v19:
// v_tile
module v_tile #(
    parameter width = 16,  
    parameter num_inputs = 4,  
    parameter num_regs = 16,  
    parameter total_inputs = num_inputs + num_inputs  
) (
    input wire clk,
    input wire reset,
    input wire on_off,  
    input wire write_en1,  
    output wire write_rdy1,
    input wire [num_inputs*width-1:0] w_data_in1,  
    output wire write_ack1,
    input wire write_en2,  
    output wire write_rdy2,
    input wire [num_inputs*width-1:0] w_data_in2,  
    output wire write_ack2,
    input wire write_en3,  
    output wire write_rdy3,
    input wire [width-1:0] w_data_in3,
    output wire write_ack3,
    output wire [num_inputs*width-1:0] adder_outputs,  
    output wire [3:0] dest_info,
    output wire adder_ack
);
For scale: roughly 1800 cells after synthesis, roughly 0.012 sq mm of cells after synthesis.
Settings: LEC_CHECK=0, ABC_AREA=1, CAP_MARGIN=0, CORE_ASPECT_RATIO=1.43, CORE_MARGIN=2, CORE_UTILIZATION=72, CTS_CLUSTER_DIAMETER=326, CTS_CLUSTER_SIZE=10, PLACE_DENSITY=0.35, SETUP_SLACK_MARGIN=0.57, SLEW_MARGIN=40; clock period 1.88 ns.
run.sh (not shown) runs the stock make flow with config.mk's settings and CLKGATE_MAP_FILE=.
As the logs show, v19 stopped at detailed placement after a tool error, so it never reached the end of the flow.
Input changes introduced in v45 (baseline for comparison: v19):
- a deleted CTS_CLUSTER_SIZE that had been 10
- a change of CAP_MARGIN from 0 to 20
- a deleted PLACE_DENSITY that had been 0.35
- a deleted CORE_ASPECT_RATIO that had been 1.43
- a change of CORE_UTILIZATION from 72 to 53
- a deleted ABC_AREA that had been 1
- an added TNS_END_PERCENT of 55
- a change of SLEW_MARGIN from 40 to 20
- a deleted CTS_CLUSTER_DIAMETER that had been 326
- a deleted SETUP_SLACK_MARGIN that had been 0.57
- a change of the clock period (ns, I/O delays scaled along) from 1.88 to 2.44
### Flow results
- v45 finished all stages; however, its layout fails the closing checks, the failures being setup timing.
- | area reported by Yosys stat | lower: v45 |
- Relative to v19, basic-gate share of the synthesized area counting and, or, nand and nor cells has increased by 1.6 points in v45.
- Compound-cell area share of the yosys netlist across v45 and v19: no real change.
- Count of flip-flops with a built-in enable after synthesis: v19 vs v45 identical
--- input diff v45..v59 ---
- CORE_UTILIZATION changed from 53 to 64
- TNS_END_PERCENT removed (was 55)
- the clock period (ns, I/O delays scaled along) changed from 2.44 to 6.63
==> comparison <==
v59: done, clean on timing, DRC and antenna. Maximum ir drop on the vdd rail went down by more than half going from v45 to v59. Data arrival time of the worst path: v59 > v45. Going from v45 to v59, clock group share of total power went up by 3.4 points, area after detailed placement went down by 13%, number of cells after detailed placement went down by 13%.
Setup changes, v59 to v11
- CORE_UTILIZATION now 40, was 64
- the clock period (ns, I/O delays scaled along) now 4.5, was 6.63
[summary]
Cmp v59 and v11 / number of global-route vias before repair / higher: v11
Between v11 and v59, it is v11 whose overall power after layout is higher, by 58%.
Diff v59..v11 | number of cells in Yosys stat | unchanged
Compared with v59, in v11 met2 demand-to-capacity share in global routing went down by 16 points, detailed-route wire length went up by 7.7%.
Setup changes, v11 to v20
- MAX_ROUTING_LAYER: unset -> met4
- SETUP_SLACK_MARGIN: unset -> 0.44
- CTS_CLUSTER_DIAMETER: unset -> 117
- CORE_UTILIZATION: 40 -> 65
Findings:
Both conditions hold for v20: the flow ran to the end and the final layout passed the timing, DRC and antenna checks.
Summary of v20 over v11: wire length increased 5.4 mm, total number of vias went up, count of non-CTS buffers in the layout fell about 11%, final non-filler cell area went down about 2%.
| final setup skew | v11 vs v20 | ≈ equal |
Detailed placer's ending HPWL ends up higher on v11.
Per the comparison of v20 with v11, worst setup slack has increased, combinational gate area has increased.
Relative to v11, the worst slack at placement of v20 is lower by 24 ps.
What v58 does differently from v20 at the input level:
- PLACE_DENSITY newly set to 0.57
- CELL_PAD_IN_SITES_GLOBAL_PLACEMENT newly set to 1
- CORE_ASPECT_RATIO newly set to 0.69
- MAX_ROUTING_LAYER removed (was met4)
- ABC_AREA newly set to 1
- CTS_CLUSTER_DIAMETER removed (was 117)
- CORE_UTILIZATION changed from 65 to 30
- GPL_TIMING_DRIVEN newly set to 1
- CELL_PAD_IN_SITES_DETAIL_PLACEMENT newly set to 2
- SETUP_SLACK_MARGIN changed from 0.44 to 1.13
- MIN_ROUTING_LAYER newly set to met1
- CTS_CLUSTER_SIZE newly set to 94
- TNS_END_PERCENT newly set to 30
Against v20, v58 reports a non-clock buffer count that is lower.
v58: overall fraction of global-route tracks in use 18 points below v20
Relative to v20, layout buffering overhead excluding clock cells decreased by 4.4 points in v58.
v58: all stages complete, timing, DRC and antenna checks passed

* * *

Starting RTL as in the previous note.
==> flow/config.mk <==
export PLATFORM = sky130hd
export DESIGN_NAME = v_tile
export DESIGN_NICKNAME = v_tile
export VERILOG_FILES = /design/flow/design.v
export SDC_FILE = /design/flow/constraint.sdc
export NUM_CORES = 4
export LEC_CHECK = 0
export CAP_MARGIN = 20
export CORE_MARGIN = 2
export CORE_UTILIZATION = 40
export SLEW_MARGIN = 20
==> flow/constraint.sdc <==
create_clock -name core_clock -period 4.35 [get_ports {clk}]
set_input_delay 0.8700 -clock core_clock [delete_from_list [all_inputs] [get_ports {clk}]]
set_output_delay 0.8700 -clock core_clock [all_outputs]
set_load 0.01 [all_outputs]
Then changed:
- CORE_UTILIZATION: 40 -> 58
- MAX_ROUTING_LAYER: not set -> met4
- TNS_END_PERCENT: not set -> 55
- clock period: 4.35 -> 2.42 ns (I/O delays scaled with it)
Outcome: With this change the flow failed in 5_1_grt; synthesized area stays the same; die size came out lower by a quarter to a third; synthesized cell count does not change.
Then changed:
- ABC_AREA: not set -> 1
- CORE_UTILIZATION: 58 -> 59
- CTS_CLUSTER_SIZE: not set -> 95
- MAX_ROUTING_LAYER: met4 -> not set
- TNS_END_PERCENT: 55 -> 10
- clock period: 2.42 -> 2.44 ns (I/O delays scaled with it)
Result:
- The changed run completed and failed the layout checks on negative setup slack
- die size goes up by 1.5%
- synthesized area went up by 3.3%
- synthesized cell count went up by 23%

* * *

Setup of v34:
Starting RTL as in the previous note.
## v_tile
module v_tile #(
    parameter width = 16,  
    parameter num_inputs = 4,  
    parameter num_regs = 16,  
    parameter total_inputs = num_inputs + num_inputs  
) (
    input wire clk,
    input wire reset,
    input wire on_off,  
    input wire write_en1,  
    output wire write_rdy1,
    input wire [num_inputs*width-1:0] w_data_in1,  
    output wire write_ack1,
    input wire write_en2,  
    output wire write_rdy2,
    input wire [num_inputs*width-1:0] w_data_in2,  
    output wire write_ack2,
    input wire write_en3,  
    output wire write_rdy3,
    input wire [width-1:0] w_data_in3,
    output wire write_ack3,
    output wire [num_inputs*width-1:0] adder_outputs,  
    output wire [3:0] dest_info,
    output wire adder_ack
);
    wire [total_inputs*width-1:0] adder_inputs;
    wire on_off_vector_fu;
    wire [15:0] config_in;
    mem #(
        .width(width),
        .num_regs(num_regs),
        .num_inputs(num_inputs)
    ) mem_inst (
        .clk(clk),
        .reset(reset),
        .on_off(on_off),
        .write_en1(write_en1),
        .write_rdy1(write_rdy1),
        .w_data_in1(w_data_in1),
        .write_ack1(write_ack1),
        .write_en2(write_en2),
        .write_rdy2(write_rdy2),
        .w_data_in2(w_data_in2),
        .write_ack2(write_ack2),
        .write_en3(write_en3),
        .write_rdy3(write_rdy3),
        .w_data_in3(w_data_in3),
        .write_ack3(write_ack3),
        .config_in(config_in),
        .adder_inputs(adder_inputs),
        .on_off_vector_fu(on_off_vector_fu)
    );
    adder_fu #(
        .width(width),
        .num_inputs(num_inputs)
  ...
Settings: LEC_CHECK=0, CAP_MARGIN=20, CORE_MARGIN=2, CORE_UTILIZATION=30, CTS_CLUSTER_SIZE=94, MIN_ROUTING_LAYER=met2, PLACE_DENSITY=0.46, SETUP_SLACK_MARGIN=1.13, SLEW_MARGIN=20; clock period 4.5 ns.
#### Input delta (v33 over v34)
--- a/flow/config.mk
+++ b/flow/config.mk
@@ -8,8 +8,4 @@
 export CAP_MARGIN = 20
 export CORE_MARGIN = 2
-export CORE_UTILIZATION = 30
-export CTS_CLUSTER_SIZE = 94
-export MIN_ROUTING_LAYER = met2
-export PLACE_DENSITY = 0.46
-export SETUP_SLACK_MARGIN = 1.13
+export CORE_UTILIZATION = 15
 export SLEW_MARGIN = 20
==> flow/constraint.sdc <==
create_clock -name core_clock -period 4.35 [get_ports {clk}]
set_input_delay 0.8700 -clock core_clock [delete_from_list [all_inputs] [get_ports {clk}]]
set_output_delay 0.8700 -clock core_clock [all_outputs]
set_load 0.01 [all_outputs]
Notes after the runs:
v33 closes out successfully: all stages finished, all timing, DRC and antenna checks passed. As far as number of nets produced by synthesis goes, v33 and v34 are indistinguishable; the numbers are identical. Beginning of the critical path: on_off -> v34, write_en3 -> v33. Cmp v33 and v34 / starting DRC count in detailed routing / lower: v33. Re routed wire length: v33 is 6.2% up on v34. v33 vs v34 — number of global-route vias before repair dropped by more than a quarter. Final area was lower in v33 than in v34. Power: v33 draws less than v34. v33 packs its core looser than v34. The higher final cell count of v33 and v34 is in v33.

* * *

Starting RTL as in the previous note.
Settings: LEC_CHECK=0, ABC_AREA=1, CAP_MARGIN=20, CORE_ASPECT_RATIO=0.88, CORE_MARGIN=2, CORE_UTILIZATION=72, CTS_CLUSTER_DIAMETER=238, CTS_CLUSTER_SIZE=32, MAX_ROUTING_LAYER=met4, PLACE_DENSITY_LB_ADDON=0.06, SETUP_SLACK_MARGIN=0.71, SLEW_MARGIN=20; clock period 2.46 ns.
The baseline died in clock tree synthesis (4_1_cts) with DPL-0038.
Next try:
==> flow/config.mk (replaced) <==
export PLATFORM = sky130hd
export DESIGN_NAME = v_tile
export DESIGN_NICKNAME = v_tile
export VERILOG_FILES = /design/flow/design.v
export SDC_FILE = /design/flow/constraint.sdc
export NUM_CORES = 4
export LEC_CHECK = 0
export CAP_MARGIN = 20
export CORE_MARGIN = 2
export CORE_UTILIZATION = 60
export SLEW_MARGIN = 20
export TNS_END_PERCENT = 55
==> flow/constraint.sdc (replaced) <==
create_clock -name core_clock -period 3.63 [get_ports {clk}]
set_input_delay 0.7260 -clock core_clock [delete_from_list [all_inputs] [get_ports {clk}]]
set_output_delay 0.7260 -clock core_clock [all_outputs]
set_load 0.01 [all_outputs]
Result: The changed run finished but fails on negative setup slack. Die area increases by 16%. Synthesized area decreases by 3.2%. Synthesized cell count decreases by 19%.
Next try:
--- a/flow/config.mk
+++ b/flow/config.mk
@@ -9,4 +9,4 @@
 export CORE_MARGIN = 2
-export CORE_UTILIZATION = 60
+export CORE_UTILIZATION = 58
+export SETUP_SLACK_MARGIN = -0.22
 export SLEW_MARGIN = 20
-export TNS_END_PERCENT = 55
==> flow/constraint.sdc (replaced) <==
create_clock -name core_clock -period 2.97 [get_ports {clk}]
set_input_delay 0.5940 -clock core_clock [delete_from_list [all_inputs] [get_ports {clk}]]
set_output_delay 0.5940 -clock core_clock [all_outputs]
set_load 0.01 [all_outputs]
=>
- The changed run reached the layout checks and failed them: negative setup slack
- worst hold slack is worse by 69 ps
- clock power rises by a quarter to a third
- sequential power rises by about a fifth

* * *

Starting RTL as in the previous note.
==> flow/design.v (excerpt) <==
module v_tile #(
    parameter width = 16,  
    parameter num_inputs = 4,  
    parameter num_regs = 16,  
    parameter total_inputs = num_inputs + num_inputs  
) (
    input wire clk,
    input wire reset,
    input wire on_off,  
    input wire write_en1,  
    output wire write_rdy1,
    input wire [num_inputs*width-1:0] w_data_in1,  
    output wire write_ack1,
    input wire write_en2,  
    output wire write_rdy2,
    input wire [num_inputs*width-1:0] w_data_in2,  
    output wire write_ack2,
    input wire write_en3,  
    output wire write_rdy3,
    input wire [width-1:0] w_data_in3,
    output wire write_ack3,
    output wire [num_inputs*width-1:0] adder_outputs,  
    output wire [3:0] dest_info,
    output wire adder_ack
);
Settings: LEC_CHECK=0, ABC_AREA=1, CAP_MARGIN=20, CELL_PAD_IN_SITES_DETAIL_PLACEMENT=0, CORE_MARGIN=7, CORE_UTILIZATION=70, CTS_CLUSTER_SIZE=90, MAX_ROUTING_LAYER=met5, SLEW_MARGIN=40, TNS_END_PERCENT=45; clock period 5.92 ns.
The baseline went through all stages and came out clean.
==> next run, changes <==
- ABC_AREA: 1 -> default
- CORE_MARGIN: 7 -> 2
- CORE_UTILIZATION: 70 -> 65
- PLACE_DENSITY_LB_ADDON: default -> 0.25
- SETUP_SLACK_MARGIN: default -> 1.31
- clock period: 5.92 -> 4.74 ns (I/O delays scaled with it)
Die area went down by about 10%.
Sequential share of layout area went down by 2.5 points.
Synthesized area went down by about 3.2%.
Non-clock buffer count went up by 89.
==> next run, changes <==
- SETUP_SLACK_MARGIN: 1.31 -> default
- clock period: 4.74 -> 3.78 ns (I/O delays scaled with it)
Outcome: This time the run aborted during global routing with GRT-0232; die size is unchanged; area after synthesis does not change; synthesized cell count is unchanged.

* * *

Starting RTL as in the previous note.
clock: 2.44 ns
lec_check: 0
abc_area: 1
cap_margin: 20
core_margin: 2
core_utilization: 67
cts_cluster_diameter: 372
cts_cluster_size: 95
place_density: 0.37
slew_margin: 20
tns_end_percent: 10
The first run died in global routing with GRT-0232.
Rerun with:
ABC_AREA = default   (was 1)
CORE_UTILIZATION = 30   (was 67)
CTS_CLUSTER_DIAMETER = default   (was 372)
CTS_CLUSTER_SIZE = 94   (was 95)
MIN_ROUTING_LAYER = met2   (was default)
PLACE_DENSITY = default   (was 0.37)
TNS_END_PERCENT = default   (was 10)
clock period = 4.5 ns   (was 2.44 ns; I/O delays follow)
=>
- The changed run finished with timing, DRC and antenna clean
- synthesized area is lower by 3.2%
- die area climbs by 110%
- synthesized cell count goes down by 19%
Rerun with:
CELL_PAD_IN_SITES_DETAIL_PLACEMENT = 2   (was default)
CELL_PAD_IN_SITES_GLOBAL_PLACEMENT = 1   (was default)
CORE_ASPECT_RATIO = 0.75   (was default)
GPL_TIMING_DRIVEN = 0   (was default)
PLACE_DENSITY = 0.85   (was default)
SETUP_SLACK_MARGIN = 1.13   (was default)
TNS_END_PERCENT = 30   (was default)
- The changed run finished clean
- clock-buffer cell count goes up by 4
- worst hold slack gains 0.028 ns
- non-clock buffer count goes up by 31
- clock power goes up by about 4%
- critical path depth goes down by 1
- global-route usage goes up by 20 points
- area after synthesis is unchanged
Rerun with:
CELL_PAD_IN_SITES_DETAIL_PLACEMENT = 1   (was 2)
GPL_TIMING_DRIVEN = default   (was 0)
Non-clock buffer count rose by 26.
Synthesized cell count is unchanged.
Wire length fell by about 30%.
Synthesized area is unchanged.
Setup slack is better by 0.34 ns.
First-iteration DRC count fell by about 40%.
Utilization rose by 0.42 points.
Global-route usage fell by 14 points.

* * *

== build 15 ==
v_tile again, from the RTL that the note above started with.
Settings: LEC_CHECK=0, ABC_AREA=1, CAP_MARGIN=20, CORE_ASPECT_RATIO=1.43, CORE_MARGIN=2, CORE_UTILIZATION=72, CTS_CLUSTER_DIAMETER=326, SETUP_SLACK_MARGIN=0.57, SLEW_MARGIN=20; clock period 1.92 ns.
Build 15: DPL-0038 in detailed placement -> run aborted
## Diff of input files: build 66 against build 15
- a deleted CTS_CLUSTER_DIAMETER that had been 326
- a deleted ABC_AREA that had been 1
- a change of SETUP_SLACK_MARGIN from 0.57 to 0.51
- a change of CORE_UTILIZATION from 72 to 59
- a deleted CORE_ASPECT_RATIO that had been 1.43
- a change of the clock period (ns, I/O delays scaled along) from 1.92 to 2.97
==> results <==
Build 66 | ERROR | global routing. Taking build 15 as the reference point, the die area of build 66 rises by 17%. Build 15 → build 66: number of standard cells reported by yosys fell about 20%, area after synthesis decreased by 380 um2 relative to the old numbers, number of I/O port buffers level, post-synthesis mux area share higher. Taking build 15 as the reference, in build 66 count of standard-cell rows lost about 9%, share of flip-flops with an asynchronous set or reset after synthesis ~0 delta, AND-OR/OR-AND share of the synthesized area flat.
> inputs changed (build 66 -> build 81)
- ABC_AREA newly set to 1
- TNS_END_PERCENT newly set to 10
- SETUP_SLACK_MARGIN removed (was 0.51)
- CORE_UTILIZATION changed from 59 to 72
- CTS_CLUSTER_DIAMETER newly set to 376
- CTS_CLUSTER_SIZE newly set to 95
- the clock period (ns, I/O delays scaled along) changed from 2.97 to 2.71
==> results <==
The log for build 81 ends in clock tree synthesis with error DPL-0033, so the run never completed.
Setup slack after placement in build 81 vs build 66: up 0.27 ns
Compared with build 66, build 81 shows floorplan net count higher by 348.
Looking at placement row count across build 81 and build 66, the one that comes out lower is build 81.
--- input diff build 81..build 80 ---
- CORE_UTILIZATION: 72 -> 71
### Flow results
Build 80 vs build 81, overall die height went up by 0.68%. In build 80, the floorplan-stage core utilization came out 0.52 points below the value in build 81. Die outline width was lower in the run labelled build 81. Any difference in net count after synthesis between build 80 and build 81 is small enough to ignore. Build 80 is listed as incomplete: the tool reported an error in clock tree synthesis and the run ended there. For build 81, the flow was terminated by a tool error in clock tree synthesis and produced no final design.
### build 80 -> build 78
- clearing CTS_CLUSTER_DIAMETER, which used to be 376
- putting SETUP_SLACK_MARGIN at 0.88 where nothing was set
- swapping 71 for 58 in CORE_UTILIZATION
- clearing CTS_CLUSTER_SIZE, which used to be 95
- swapping 10 for 50 in TNS_END_PERCENT
- clearing ABC_AREA, which used to be 1
- swapping 2.71 for 2.97 in the clock period (ns, I/O delays scaled along)
## What came out
- FAIL for each of build 78 and build 80
- FAIL build 80 @ clock tree synthesis: tool exited with error
- The flow completed for build 78, but it is not clean: the layout still shows setup timing.
- From build 80 to build 78 the numbers moved as follows: count of unique library cells instantiated by Yosys picked up an extra about 90%; chip height picked up an extra 12 um; synthesized cell count lost 19%.
- Summary of build 78 over build 80: chip area from the yosys synthesis statistics down 3.2%, area after synthesis went down.
- For fraction of the mapped netlist area in compound gates, build 78 and build 80 come out practically identical.
Input changes introduced in build 37 (baseline for comparison: build 78):
- HOLD_SLACK_MARGIN newly set to -0.1
- SETUP_SLACK_MARGIN removed (was 0.88)
- CORE_UTILIZATION changed from 58 to 66
- MAX_ROUTING_LAYER newly set to met4
- TNS_END_PERCENT changed from 50 to 55
- the clock period (ns, I/O delays scaled along) changed from 2.97 to 3.63
## What came out
- For build 37, the flow was terminated by a tool error in global routing and produced no final design.
- Diff build 37..build 78 | yosys stat chip area | unchanged
- Post-DP HPWL (build 37 / build 78): 1.09
- Build 37 vs build 78 — standard cell area after detailed placement dropped about 2%.
- Build 37 vs build 78 — routability-driven placement congestion ratio rose 4.8%.
- Comparing build 37 and build 78, the higher number of cells upsized or downsized after cts was measured on build 78.
- Width of the chip came out lower on build 37 than on build 78.
- Reported for build 37 and build 78, post-synthesis share of cell area spent on full adders, half adders and majority gates turned out identical to the last digit.
Power is estimated from default activity; no workload was simulated.
